// pixel_generation
module pixel_generation(
    input clk,                               
    input reset,                             
    input video_on,                          
    input [9:0] x, y,    
    input KEY_UP, KEY_DOWN, KEY_LEFT, KEY_RIGHT,
    output reg [11:0] rgb                    
    );
For scale: about 1,800 cells after synthesis, ~39 I/O pins, about 12,000 µm² of cells after synthesis.
==> flow/config.mk <==
export PLATFORM = sky130hd
export DESIGN_NAME = pixel_generation
export DESIGN_NICKNAME = pixel_generation
export VERILOG_FILES = /design/flow/design.v
export SDC_FILE = /design/flow/constraint.sdc
export NUM_CORES = 4
export LEC_CHECK = 0
export CAP_MARGIN = 35
export CELL_PAD_IN_SITES_GLOBAL_PLACEMENT = 1
export CORE_ASPECT_RATIO = 0.91
export CORE_MARGIN = 2
export CORE_UTILIZATION = 40
export CTS_CLUSTER_DIAMETER = 122
export CTS_CLUSTER_SIZE = 44
export HOLD_SLACK_MARGIN = -0.01
export SETUP_SLACK_MARGIN = -0.73
export SLEW_MARGIN = 20
export TNS_END_PERCENT = 55
==> flow/constraint.sdc <==
create_clock -name core_clock -period 9.57 [get_ports {clk}]
set_input_delay 1.9140 -clock core_clock [delete_from_list [all_inputs] [get_ports {clk}]]
set_output_delay 1.9140 -clock core_clock [all_outputs]
set_load 0.01 [all_outputs]
run.sh (not shown) runs the stock make flow with config.mk's settings and CLKGATE_MAP_FILE=.
The first run passed the timing, design-rule and antenna checks.
Change:
- CAP_MARGIN: 35 -> 20
- CELL_PAD_IN_SITES_GLOBAL_PLACEMENT: 1 -> not set
- CORE_ASPECT_RATIO: 0.91 -> not set
- CORE_UTILIZATION: 40 -> 58
- CTS_CLUSTER_DIAMETER: 122 -> not set
- CTS_CLUSTER_SIZE: 44 -> not set
- HOLD_SLACK_MARGIN: -0.01 -> not set
- SETUP_SLACK_MARGIN: -0.73 -> not set
- TNS_END_PERCENT: 55 -> not set
- clock period: 9.57 -> 8.23 ns (I/O delays scaled with it)
What happened:
- synthesized cell count does not change
- critical path depth is unchanged
- wire length came out lower by 13%
- clock skew rose by 3.4 ps
- via count rises by 2.5%
- non-clock buffer count went down by 23
- worst hold slack degrades by 11 ps
- sequential share of layout area grows by 0.15 points
- register-to-register slack is worse by 1300 ps
- worst setup slack gets worse by 210 ps
Change:
- CORE_UTILIZATION: 58 -> 72
- CTS_CLUSTER_DIAMETER: not set -> 222
- CTS_CLUSTER_SIZE: not set -> 21
- clock period: 8.23 -> 4.84 ns (I/O delays scaled with it)
Result: The new run never finished: it broke off in 5_1_grt on GRT-0232; die size went down by 19%; synthesized cell count does not change; area after synthesis stays the same.

pixel_generation again, from the RTL that the note above started with.
clock: 4.13 ns
lec_check: 0
abc_area: 1
cap_margin: 15
core_margin: 7
core_utilization: 72
cts_cluster_diameter: 398
cts_cluster_size: 72
max_routing_layer: met5
min_routing_layer: met1
place_density: 0.37
setup_slack_margin: -0.14
slew_margin: 40
tns_end_percent: 100
The baseline ended with an error in 5_1_grt (GRT-0116).
Next try:
Settings changed: ABC_AREA 1 to default, CAP_MARGIN 15 to 20, CORE_MARGIN 7 to 2, CORE_UTILIZATION 72 to 29, CTS_CLUSTER_DIAMETER 398 to default, CTS_CLUSTER_SIZE 72 to default, MAX_ROUTING_LAYER met5 to default, MIN_ROUTING_LAYER met1 to default, PLACE_DENSITY 0.37 to default, SETUP_SLACK_MARGIN -0.14 to default, SLEW_MARGIN 40 to 20, TNS_END_PERCENT 100 to default.
Clock period 4.13 ns to 14.6 ns, I/O delays scaled along.
The new run finished with timing, DRC and antenna clean.
Area after synthesis grows by 1.9%.
Die area grows by 110%.
Synthesized cell count shrinks by 22%.
Next try:
Settings changed: CORE_UTILIZATION 29 to 21, CTS_CLUSTER_DIAMETER from default to 177, CTS_CLUSTER_SIZE from default to 99.
Clock period 14.6 ns to 10.0 ns, I/O delays scaled along.
Outcome:
- routed wire length drops slightly
- setup slack got worse by 2.7 ns
- utilization is lower by 8.1 points
- hold slack is about the same
- count of clock-buffer cells in the layout is unchanged
- clock skew is lower by 0.0041 ns
- via count went down slightly
- synthesized area is unchanged
- cell count went up by roughly a tenth
- final area rose by a few percent

Setup of oak:
pixel_generation again, from the RTL that the note above started with.
make LEC_CHECK=0 CAP_MARGIN=20 CORE_MARGIN=2 CORE_UTILIZATION=72 CTS_CLUSTER_DIAMETER=357 CTS_CLUSTER_SIZE=37 PLACE_DENSITY_LB_ADDON=0.0 SETUP_SLACK_MARGIN=0.49 SLEW_MARGIN=20 TNS_END_PERCENT=5 finish   # period 5.57 ns
oak never completed; the flow aborted with a tool error in global routing (5_1_grt).
> inputs changed (oak -> pine)
- a deleted SETUP_SLACK_MARGIN that had been 0.49
- a deleted PLACE_DENSITY_LB_ADDON that had been 0.0
- a deleted CTS_CLUSTER_SIZE that had been 37
- a deleted CTS_CLUSTER_DIAMETER that had been 357
- a deleted TNS_END_PERCENT that had been 5
- a change of CORE_UTILIZATION from 72 to 57
- a change of the clock period (ns, I/O delays scaled along) from 5.57 to 8.35
[summary]
- pine finished end to end and its layout was clean on timing, DRC and antenna.
- Initial core utilization (higher): oak
- pine gives less routability-driven placement congestion ratio than oak did.
- Going from oak to pine, die area grows by 25%.
- Comparing oak and pine, number of post-CTS setup repair buffers is higher on oak.
- Worst slack at placement for pine: 1.10 ns up relative to oak
- pine -> oak: buffer levels on the longest clock path delta 0, exact match
The inputs of birch differ from those of pine as listed below.
- HOLD_SLACK_MARGIN: unset -> -0.01
- CORE_UTILIZATION: 57 -> 40
- CTS_CLUSTER_SIZE: unset -> 44
- the clock period (ns, I/O delays scaled along): 8.35 -> 10.0
[summary]
Of birch and pine, the lower clock tree buffer count of the final layout belongs to birch. birch gives less layout-stage area growth over the synthesis result than pine did. Count of plain and timing-repair buffers, birch vs pine: down by more than 10%. When birch is measured against pine, its final cell utilization of the core turns out 18 points lower. Summary of birch over pine: detailed-route via count lower, register-to-register slack higher. Looking at critical path capture point, the rgb[1] result is from pine; the rgb[3] one comes from birch. Compare birch and pine | final non-filler cell total higher: birch. In birch the routing usage on met3 turned out 8.9 points lower than in pine.
For maple, these inputs were changed with respect to birch:
- a deleted HOLD_SLACK_MARGIN that had been -0.01
- a change of CORE_UTILIZATION from 40 to 60
- a deleted CTS_CLUSTER_SIZE that had been 44
- a change of the clock period (ns, I/O delays scaled along) from 10.0 to 5.0
Findings:
- [maple] flow finished | final checks: failed | reasons: setup timing
- maple gives less share of cell area taken by multi-input logic gates than birch did.
- In the reports for maple and birch, the larger final area belongs to maple.
- Actual slew at the worst max-slew pin sits lower in maple than in birch.
- maple vs birch: routed wire length up in maple
- Part of the Yosys area used for sequential elements: maple vs birch — no meaningful difference
- When the final numbers for maple and birch were put side by side, the non-clock buffer contribution to total cell area turned out to be smaller in birch.
- Post-route worst setup slack, maple and birch: larger value in birch

pixel_generation again, from the RTL that the note above started with.
// pixel_generation
module pixel_generation(
    input clk,                               
    input reset,                             
    input video_on,                          
    input [9:0] x, y,    
    input KEY_UP, KEY_DOWN, KEY_LEFT, KEY_RIGHT,
    output reg [11:0] rgb                    
    );
make LEC_CHECK=0 CAP_MARGIN=20 CORE_MARGIN=2 CORE_UTILIZATION=72 CTS_CLUSTER_SIZE=21 PLACE_DENSITY_LB_ADDON=0.0 SLEW_MARGIN=20 TNS_END_PERCENT=5 finish   # period 4.89 ns
The baseline did not get past global routing.
==> next run, changes <==
CORE_UTILIZATION = 40   (was 72)
CTS_CLUSTER_SIZE = unset   (was 21)
PLACE_DENSITY_LB_ADDON = unset   (was 0.0)
TNS_END_PERCENT = unset   (was 5)
clock period = 10.0 ns   (was 4.89 ns; I/O delays follow)
This time the run produced a clean layout.
Die size is higher by 77%.
Area after synthesis stays the same.
Synthesized cell count does not change.
==> next run, changes <==
CORE_UTILIZATION = 68   (was 40)
CTS_CLUSTER_SIZE = 21   (was unset)
clock period = 4.89 ns   (was 10.0 ns; I/O delays follow)
Result: The new run completed and failed the layout checks on negative setup slack; die area shrinks by well over a third; first-iteration DRC count grows by well over a third; core utilization grows by 45 points; register-to-register slack degrades by 4400 ps; setup slack degrades by 1500 ps; via count grows by about a fifth; area after synthesis does not change.
==> next run, changes <==
CORE_UTILIZATION = 66   (was 68)
CTS_CLUSTER_SIZE = unset   (was 21)
MAX_ROUTING_LAYER = met4   (was unset)
clock period = 9.58 ns   (was 4.89 ns; I/O delays follow)
With this change the flow finished clean.
First-iteration DRC count goes down by 22%.
Clock-buffer cell count goes down by 3.
Global-route usage goes down by 5.3 points.

Setup of run 1:
pixel_generation again, from the RTL that the note above started with.
==> flow/config.mk <==
export PLATFORM = sky130hd
export DESIGN_NAME = pixel_generation
export DESIGN_NICKNAME = pixel_generation
export VERILOG_FILES = /design/flow/design.v
export SDC_FILE = /design/flow/constraint.sdc
export NUM_CORES = 4
export LEC_CHECK = 0
export CAP_MARGIN = 20
export CORE_MARGIN = 2
export CORE_UTILIZATION = 68
export CTS_CLUSTER_DIAMETER = 247
export MAX_ROUTING_LAYER = met4
export MIN_ROUTING_LAYER = met1
export SETUP_SLACK_MARGIN = -0.34
export SLEW_MARGIN = 20
export TNS_END_PERCENT = 70
==> flow/constraint.sdc <==
create_clock -name core_clock -period 4.94 [get_ports {clk}]
set_input_delay 0.9880 -clock core_clock [delete_from_list [all_inputs] [get_ports {clk}]]
set_output_delay 0.9880 -clock core_clock [all_outputs]
set_load 0.01 [all_outputs]
To summarise run 1: no stage aborted, but the layout did not pass its checks, failing on capacitance limit, slew limit, setup timing.
Changes in run 2 relative to run 1:
--- a/flow/config.mk
+++ b/flow/config.mk
@@ -9,4 +9,5 @@
 export CORE_MARGIN = 2
-export CORE_UTILIZATION = 68
+export CORE_UTILIZATION = 72
 export CTS_CLUSTER_DIAMETER = 247
+export CTS_CLUSTER_SIZE = 21
 export MAX_ROUTING_LAYER = met4
==> flow/constraint.sdc <==
create_clock -name core_clock -period 4.84 [get_ports {clk}]
set_input_delay 0.9680 -clock core_clock [delete_from_list [all_inputs] [get_ports {clk}]]
set_output_delay 0.9680 -clock core_clock [all_outputs]
set_load 0.01 [all_outputs]
[summary]
Placeable core area: run 2 better than run 1
Number of placement rows was lower in run 2 than in run 1.
Die footprint shrinks by a few percent when moving from run 1 to run 2.
Compared with run 1, run 2 shows final weighted congestion in routability-driven placement higher by about 2.6%.
Looking at number of global-route vias before repair, run 2 sits 754 higher than run 1 does.
Status(run 2) = ERROR, stage = 5_2_route
What run 3 does differently from run 2 at the input level:
--- a/flow/config.mk
+++ b/flow/config.mk
@@ -9,8 +9,8 @@
 export CORE_MARGIN = 2
-export CORE_UTILIZATION = 72
+export CORE_UTILIZATION = 67
 export CTS_CLUSTER_DIAMETER = 247
-export CTS_CLUSTER_SIZE = 21
+export CTS_CLUSTER_SIZE = 86
 export MAX_ROUTING_LAYER = met4
 export MIN_ROUTING_LAYER = met1
-export SETUP_SLACK_MARGIN = -0.34
+export SETUP_SLACK_MARGIN = -0.04
 export SLEW_MARGIN = 20
[summary]
Run 3 finished all stages; layout check result: FAIL, due to setup timing. Comparing met2 global-route usage for run 3 and run 2, the smaller number came from run 3. Run 3 against run 2: number of I/O port buffers essentially unchanged; number of buffers added for setup after CTS decreased 1; final weighted congestion in routability-driven placement decreased 3.2%; synthesized cell count essentially unchanged. Going from run 2 to run 3, vertical die dimension grew by a few percent. Relative to run 2, the overall chip area measured on run 3 has increased by a little under 10%. Changes observed in run 3 relative to run 2: global-route usage went down 5.2 points; met1 usage in global routing went down 3.9 points; total overflow reported by the global router held. Global-route wire length before repair, run 3 and run 2, higher one = run 2.
Input-level comparison between run 4 and run 3:
--- a/flow/config.mk
+++ b/flow/config.mk
@@ -9,9 +9,3 @@
 export CORE_MARGIN = 2
-export CORE_UTILIZATION = 67
-export CTS_CLUSTER_DIAMETER = 247
-export CTS_CLUSTER_SIZE = 86
-export MAX_ROUTING_LAYER = met4
-export MIN_ROUTING_LAYER = met1
-export SETUP_SLACK_MARGIN = -0.04
+export CORE_UTILIZATION = 66
 export SLEW_MARGIN = 20
-export TNS_END_PERCENT = 70
==> flow/constraint.sdc <==
create_clock -name core_clock -period 8.18 [get_ports {clk}]
set_input_delay 1.6360 -clock core_clock [delete_from_list [all_inputs] [get_ports {clk}]]
set_output_delay 1.6360 -clock core_clock [all_outputs]
set_load 0.01 [all_outputs]
==> comparison <==
- Run 4 was carried through to the last stage, and its layout satisfied the timing, design-rule and antenna checks.
- Between run 3 and run 4, post-CTS setup buffer count decreased.
- On number of instances in the synthesized netlist, run 4 and run 3 are basically level.
- Looking at uppermost layer routed, the met4 result is from run 3; the met5 one comes from run 4.

run A:
Starting RTL as in the previous note.
Settings: LEC_CHECK=0, ABC_AREA=1, CAP_MARGIN=15, CORE_ASPECT_RATIO=1.39, CORE_MARGIN=2, CORE_UTILIZATION=72, CTS_CLUSTER_DIAMETER=391, CTS_CLUSTER_SIZE=10, HOLD_SLACK_MARGIN=0.29, SLEW_MARGIN=20, TNS_END_PERCENT=10; clock period 4.52 ns.
Run A did not finish; the tool stopped in 5_1_grt with error GRT-0116.
For run B, these inputs were changed with respect to run A:
Settings: CTS_CLUSTER_SIZE: 10 -> 99; CORE_ASPECT_RATIO: 1.39 -> unset; CAP_MARGIN: 15 -> 20; HOLD_SLACK_MARGIN: 0.29 -> unset; CTS_CLUSTER_DIAMETER: 391 -> 398; PLACE_DENSITY: unset -> 0.83; ABC_AREA: 1 -> unset; the clock period (ns, I/O delays scaled along): 4.52 -> 7.29.
Results
Run B completed; timing, DRC and antenna clean. Going from run A to run B, synthesized chip area reported by yosys grows by about 2%. Post-synthesis cell count from yosys: run B lower than run A. The count of hold buffers inserted by post-cts repair of run B and that of run A are within noise of each other. The higher width of the chip of run B and run A is in run B. Run B: overall chip area about 1.8% above run A. Diff run B and run A: total placed cells including tap cells lower in run B. Higher area after synthesis was reported by run B, not run A.

## JK
pixel_generation again, from the RTL that the note above started with.
Settings: LEC_CHECK=0, CAP_MARGIN=20, CORE_MARGIN=2, CORE_UTILIZATION=70, MAX_ROUTING_LAYER=met4, PLACE_DENSITY_LB_ADDON=0.08, SETUP_SLACK_MARGIN=2.74, SLEW_MARGIN=20; clock period 9.58 ns.
JK closes out successfully: all stages finished, all timing, DRC and antenna checks passed.
> inputs changed (JK -> MS)
Settings: a deleted SETUP_SLACK_MARGIN that had been 2.74; a deleted PLACE_DENSITY_LB_ADDON that had been 0.08; a change of CORE_UTILIZATION from 70 to 40; a deleted MAX_ROUTING_LAYER that had been met4; a change of the clock period (ns, I/O delays scaled along) from 9.58 to 8.71.
Notes after the runs:
- On global-route wire length before repair, MS does worse than JK.
- Of MS and JK, the higher via count belongs to JK.
- TritonCTS sink count: MS vs JK identical
[inputs] AL vs MS
Settings: CTS_CLUSTER_DIAMETER newly set to 175; CTS_CLUSTER_SIZE newly set to 100; CORE_UTILIZATION changed from 40 to 67; the clock period (ns, I/O delays scaled along) changed from 8.71 to 10.0.
### Flow results
AL completed every stage of the flow, and the final layout passed the timing, design-rule and antenna checks.
AL against MS: via count saw an increase; average wire length per cell after detail routing shows a reduction of about 1.7%.
Run comparison: MS highest signal layer in the routed design met4; AL highest signal layer in the routed design met5
AL vs MS: flop share of the area up in AL
Relative to MS, final critical-path setup slack has increased by 0.61 ns in AL.
What TR does differently from AL at the input level:
Settings: CTS_CLUSTER_SIZE: 100 -> 99; CTS_CLUSTER_DIAMETER: 175 -> 398; CORE_UTILIZATION: 67 -> 66; the clock period (ns, I/O delays scaled along): 10.0 -> 7.29.
--- outcome ---
TR: no failed stages, no open violations at the end
The final instance area of TR was inferior to that of AL.
Lower worst hold slack was reported by AL, not TR.
Diff AL -> TR: number of DRC markers after the initial detailed-route iteration saw a decrease; non-clock buffer count saw an increase.
